==> inputs of 11-22 <==
Design MIPS, start of the top module:
module MIPS(clk, reset, imem_addr, imem_data, dmem_addr, dmem_wdata, dmem_we, dmem_rdata);
Settings: LEC_CHECK=0, ABC_AREA=1, CAP_MARGIN=20, CELL_PAD_IN_SITES_GLOBAL_PLACEMENT=0, CORE_MARGIN=2, CORE_UTILIZATION=72, CTS_CLUSTER_DIAMETER=326, GPL_ROUTABILITY_DRIVEN=1, HOLD_SLACK_MARGIN=-0.08, MAX_ROUTING_LAYER=met4, SLEW_MARGIN=25; clock period 19.5 ns.
run.sh (not shown) runs the stock make flow with config.mk's settings and CLKGATE_MAP_FILE=.
==> 10-05: changes against 11-22 <==
==> flow/config.mk (replaced) <==
export PLATFORM = sky130hd
export DESIGN_NAME = MIPS
export DESIGN_NICKNAME = MIPS
export VERILOG_FILES = /design/flow/design.v
export SDC_FILE = /design/flow/constraint.sdc
export NUM_CORES = 4
export LEC_CHECK = 0
export ABC_AREA = 1
export CAP_MARGIN = 20
export CELL_PAD_IN_SITES_DETAIL_PLACEMENT = 2
export CELL_PAD_IN_SITES_GLOBAL_PLACEMENT = 3
export CORE_MARGIN = 2
export CORE_UTILIZATION = 40
export CTS_CLUSTER_DIAMETER = 119
export GPL_ROUTABILITY_DRIVEN = 1
export GPL_TIMING_DRIVEN = 0
export HOLD_SLACK_MARGIN = 0.26
export MAX_ROUTING_LAYER = met4
export SETUP_SLACK_MARGIN = 5.0
export SLEW_MARGIN = 0
export TNS_END_PERCENT = 15
==> flow/constraint.sdc (replaced) <==
create_clock -name core_clock -period 23.6 [get_ports {clk}]
set_input_delay 4.7200 -clock core_clock [delete_from_list [all_inputs] [get_ports {clk}]]
set_output_delay 4.7200 -clock core_clock [all_outputs]
set_load 0.01 [all_outputs]
==> summary of the runs <==
11-22 completed and failed the layout checks on setup timing. 10-05 finished with capacitance limit, slew limit, setup timing left. Between 10-05 and 11-22, the lower final cell count is in 11-22 (gap about 17%, measured against 11-22). Combinational power: 11-22 is smaller than 10-05 (about 6%). Of 11-22 and 10-05, 11-22 has the higher fmax (gap about 5%, measured against 10-05). In 11-22 the non-clock buffer count is lower than in 10-05, by 465. In 10-05 the first-iteration DRC count is smaller than in 11-22, by 5.2%. Synthesized cell count is the same in 10-05 and 11-22. Clock skew: 11-22 is lower than 10-05 (0.015 ns). Between 10-05 and 11-22, the lower sequential share of layout area is in 10-05 (gap 3.8 points).
==> figures <==
item                                                                              11-22                                        10-05
Global-route met3 utilization                                                     24.3%                                        23.1%
Reg power frac                                                                    46.3%                                        42.3%
Latest clock arrival within the worst-skew pair                                 0.79 ns                                      0.86 ns
Number of global-route vias before repair                                         58900                                        70600
OpenROAD warning count                                                               36                                           34
Total inserted antenna cells                                                         21                                          130
Placement Cell Area                                                         66900 sq um                                  71600 sq um
Power density over the cells                                               93.9 nW/um^2                                 78.7 nW/um^2
Layout Cell Area excl Fill                                                  71300 sq um                                  77200 sq um
Combined buffer and inverter count along the critical path                            6                                            7
Non-clock buffer share                                                            4.67%                                        9.61%
Critical Path Slowest Stage Cell                                                   fa_1                                     clkbuf_2
Half-perimeter wire length of the detailed placement result                      147 mm                                       322 mm
Layout-to-synthesis area ratio                                                   1.113x                                       1.206x
Result of the run                                            complete, but fails checks                   complete, but fails checks
Violated checks                                                            setup timing  capacitance limit, slew limit, setup timing
Routed length on met2                                                            100 mm                                       184 mm
Worst setup slack after layout                                                 -3.09 ns                                    -0.180 ns

---

==> inputs of job 2254 <==
Starting RTL as in the previous note.
export LEC_CHECK = 0
export CAP_MARGIN = 35
export CORE_MARGIN = 2
export CORE_UTILIZATION = 70
export CTS_CLUSTER_DIAMETER = 203
export CTS_CLUSTER_SIZE = 20
export HOLD_SLACK_MARGIN = -0.09
export PLACE_DENSITY = 0.76
export SLEW_MARGIN = 20
create_clock -name core_clock -period 18.2 [get_ports {clk}]
==> job 5064 (differences from job 2254) <==
==> flow/config.mk (replaced) <==
export PLATFORM = sky130hd
export DESIGN_NAME = MIPS
export DESIGN_NICKNAME = MIPS
export VERILOG_FILES = /design/flow/design.v
export SDC_FILE = /design/flow/constraint.sdc
export NUM_CORES = 4
export LEC_CHECK = 0
export CAP_MARGIN = 20
export CORE_MARGIN = 2
export CORE_UTILIZATION = 45
export SETUP_SLACK_MARGIN = 3.36
export SLEW_MARGIN = 20
==> flow/constraint.sdc (replaced) <==
create_clock -name core_clock -period 11.6 [get_ports {clk}]
set_input_delay 2.3200 -clock core_clock [delete_from_list [all_inputs] [get_ports {clk}]]
set_output_delay 2.3200 -clock core_clock [all_outputs]
set_load 0.01 [all_outputs]
==> notes <==
- Job 5064 finished but fails on negative setup slack. Job 2254 completed, yet does not pass: negative setup slack.
- In clock power, job 5064 is at 2.6 times the value of job 2254.
- Of job 2254 and job 5064, job 2254 has the higher global-route usage (gap 17 points).
- Via count: job 2254 is higher than job 5064 (about 0.8%).
- In flip-flop count, job 5064 and job 2254 do not differ.
- Between job 2254 and job 5064, the lower non-clock buffer count is in job 2254 (gap 734).
- Area after synthesis is the same in job 2254 and job 5064.
- Count of clock-buffer cells in the layout: job 5064 is higher than job 2254 (84).
- Between job 5064 and job 2254, the lower core utilization is in job 5064 (gap 21 points).
==> figures <==
metric	job 2254	job 5064
Tap cell instance count	1144	1768
Sum of negative setup slack	-34.23 ns	-197.12 ns
Initial DRC Count	9577	6408
Final tally of setup violations	14	47
Met2 Track Usage GR	0.719	0.535
P_leak	22.2 nW	27.5 nW
Number of warning messages in the logs	43	30
Count of antenna diodes in the layout	8	3
Starting density of the core	0.705	0.452
Highest Clock Rate	43.6 MHz	43.7 MHz
Initial antenna violation count	13	9
CTS H-Tree Depth	3	4
Result of the run	failed layout checks	failed layout checks
Layout check failures	negative setup slack	negative setup slack
Insertion delay of the later-clocked pin in the worst-skew pair	0.72 ns	0.79 ns
Number of global-route vias before repair	43500	43200
Final cell area excluding filler cells	0.0670 mm2	0.0771 mm2
Post-Layout Cell Count	5420	6925

---

==> onyx: inputs <==
MIPS again, from the RTL that the note above started with.
clock: 12.6 ns
lec_check: 0
cap_margin: 20
core_margin: 2
core_utilization: 58
cts_cluster_diameter: 81
hold_slack_margin: -0.09
slew_margin: 20
tns_end_percent: 5
==> inputs of raven, as changes to onyx <==
CORE_UTILIZATION = 40   (was 58)
CTS_CLUSTER_DIAMETER = not set   (was 81)
HOLD_SLACK_MARGIN = not set   (was -0.09)
TNS_END_PERCENT = not set   (was 5)
==> flow/constraint.sdc (replaced) <==
create_clock -name core_clock -period 18.2 [get_ports {clk}]
set_input_delay 3.6400 -clock core_clock [delete_from_list [all_inputs] [get_ports {clk}]]
set_output_delay 3.6400 -clock core_clock [all_outputs]
set_load 0.01 [all_outputs]
==> comparison table <==
|  | raven | onyx |
|---|---|---|
| Final tally of setup violations | 14 | 30 |
| Slew HR | 15.0% | 28.3% |
| Floorplan die area | 153000 um2 | 106000 um2 |
| Number of filler instances in the final layout | 12800 | 6776 |
| Comb gate area | 23200 um2 | 23300 um2 |
| Post-layout util | 46.7% | 73.0% |
| Clock buf count | 175 | 168 |
| Number of nets at the end of the flow | 4397 | 5115 |
| Status | finished with violations | finished with violations |
| Layout check failures | negative setup slack | negative setup slack |
| Relative contribution of the clock network to total power | 38.8% | 36.8% |
| Setup slack of the worst register-to-register path | -4.81 ns | -10.50 ns |
| GPL Wtd Cong | 0.994 | 1.02 |
| CP max FO | 3 | 5 |

---

==> inputs of v1 <==
MIPS again, from the RTL that the note above started with.
make LEC_CHECK=0 CAP_MARGIN=20 CORE_MARGIN=2 CORE_UTILIZATION=58 SLEW_MARGIN=20 TNS_END_PERCENT=5 finish   # period 15.2 ns
==> v16 (differences from v1) <==
ABC_AREA = 0   (was default)
CAP_MARGIN = 35   (was 20)
CELL_PAD_IN_SITES_DETAIL_PLACEMENT = 1   (was default)
CELL_PAD_IN_SITES_GLOBAL_PLACEMENT = 2   (was default)
CORE_MARGIN = 5   (was 2)
CORE_UTILIZATION = 40   (was 58)
CTS_CLUSTER_SIZE = 86   (was default)
GPL_ROUTABILITY_DRIVEN = 0   (was default)
GPL_TIMING_DRIVEN = 0   (was default)
MAX_ROUTING_LAYER = met4   (was default)
MIN_ROUTING_LAYER = met1   (was default)
PLACE_DENSITY = 0.37   (was default)
SLEW_MARGIN = 15   (was 20)
TNS_END_PERCENT = default   (was 5)
==> flow/constraint.sdc (replaced) <==
create_clock -name core_clock -period 41.6 [get_ports {clk}]
set_input_delay 8.3200 -clock core_clock [delete_from_list [all_inputs] [get_ports {clk}]]
set_output_delay 8.3200 -clock core_clock [all_outputs]
set_load 0.01 [all_outputs]
==> summary of the runs <==
- Between v16 and v1, the lower count of clock-buffer cells in the layout is in v1 (gap 23).
- Final cell count: v1 is lower than v16 (5.7%).
- v16 completed without violations. v1 produced a layout that fails on setup timing.
- Of v16 and v1, v1 has the higher power (gap 63%, measured against v1).
- Against v1, the global-route usage of v16 is lower by 1.3 points.
- Non-clock buffer count: v16 is lower than v1 (289).
- In combinational power, v1 is at 2.9 times the value of v16.
- In clock power, v1 is at 2.6 times the value of v16.
- Against v16, the wire length of v1 is lower by 30%.
==> figures <==
Highest-delay cell along the critical path: v1 sky130_fd_sc_hd__fa_2; v16 sky130_fd_sc_hd__clkbuf_1
Share of total power in combinational logic: v1 17.5%; v16 16.0%
Estimated wirelength of the detail-placed design: v1 155000 um; v16 241000 um
Final setup skew: v1 25.9 ps; v16 39.1 ps
Headroom to the max-slew limit: v1 19.7%; v16 25.8%
Run status: v1 finished with violations; v16 finished clean
Reasons for failing layout checks: v1 setup timing; v16 -
Power density over the cells: v1 121 nW/um^2; v16 45.5 nW/um^2
Setup TNS after final layout: v1 -98800 ps; v16 0 ps
Largest net degree at the start of global routing: v1 109; v16 34
Buffers and inverters on the worst path: v1 6; v16 8
Top cell by count, worst path: v1 sky130_fd_sc_hd__fa_2; v16 sky130_fd_sc_hd__fa_1
Area of combinational cells with multiple inputs: v1 23200 um^2; v16 22900 um^2
Met2 Usage GRT: v1 66.1%; v16 62.0%
Final cell count without fillers: v1 6291; v16 6670
Number of buffers inserted to repair setup after CTS: v1 2; v16 0
Final Cycle Share: v1 154%; v16 73.2%
Total routed wirelength: v1 233000 um; v16 333000 um
Clock group power: v1 3410 uW; v16 1320 uW
Power figures rest on the tool's default switching activity, not on a simulated workload.
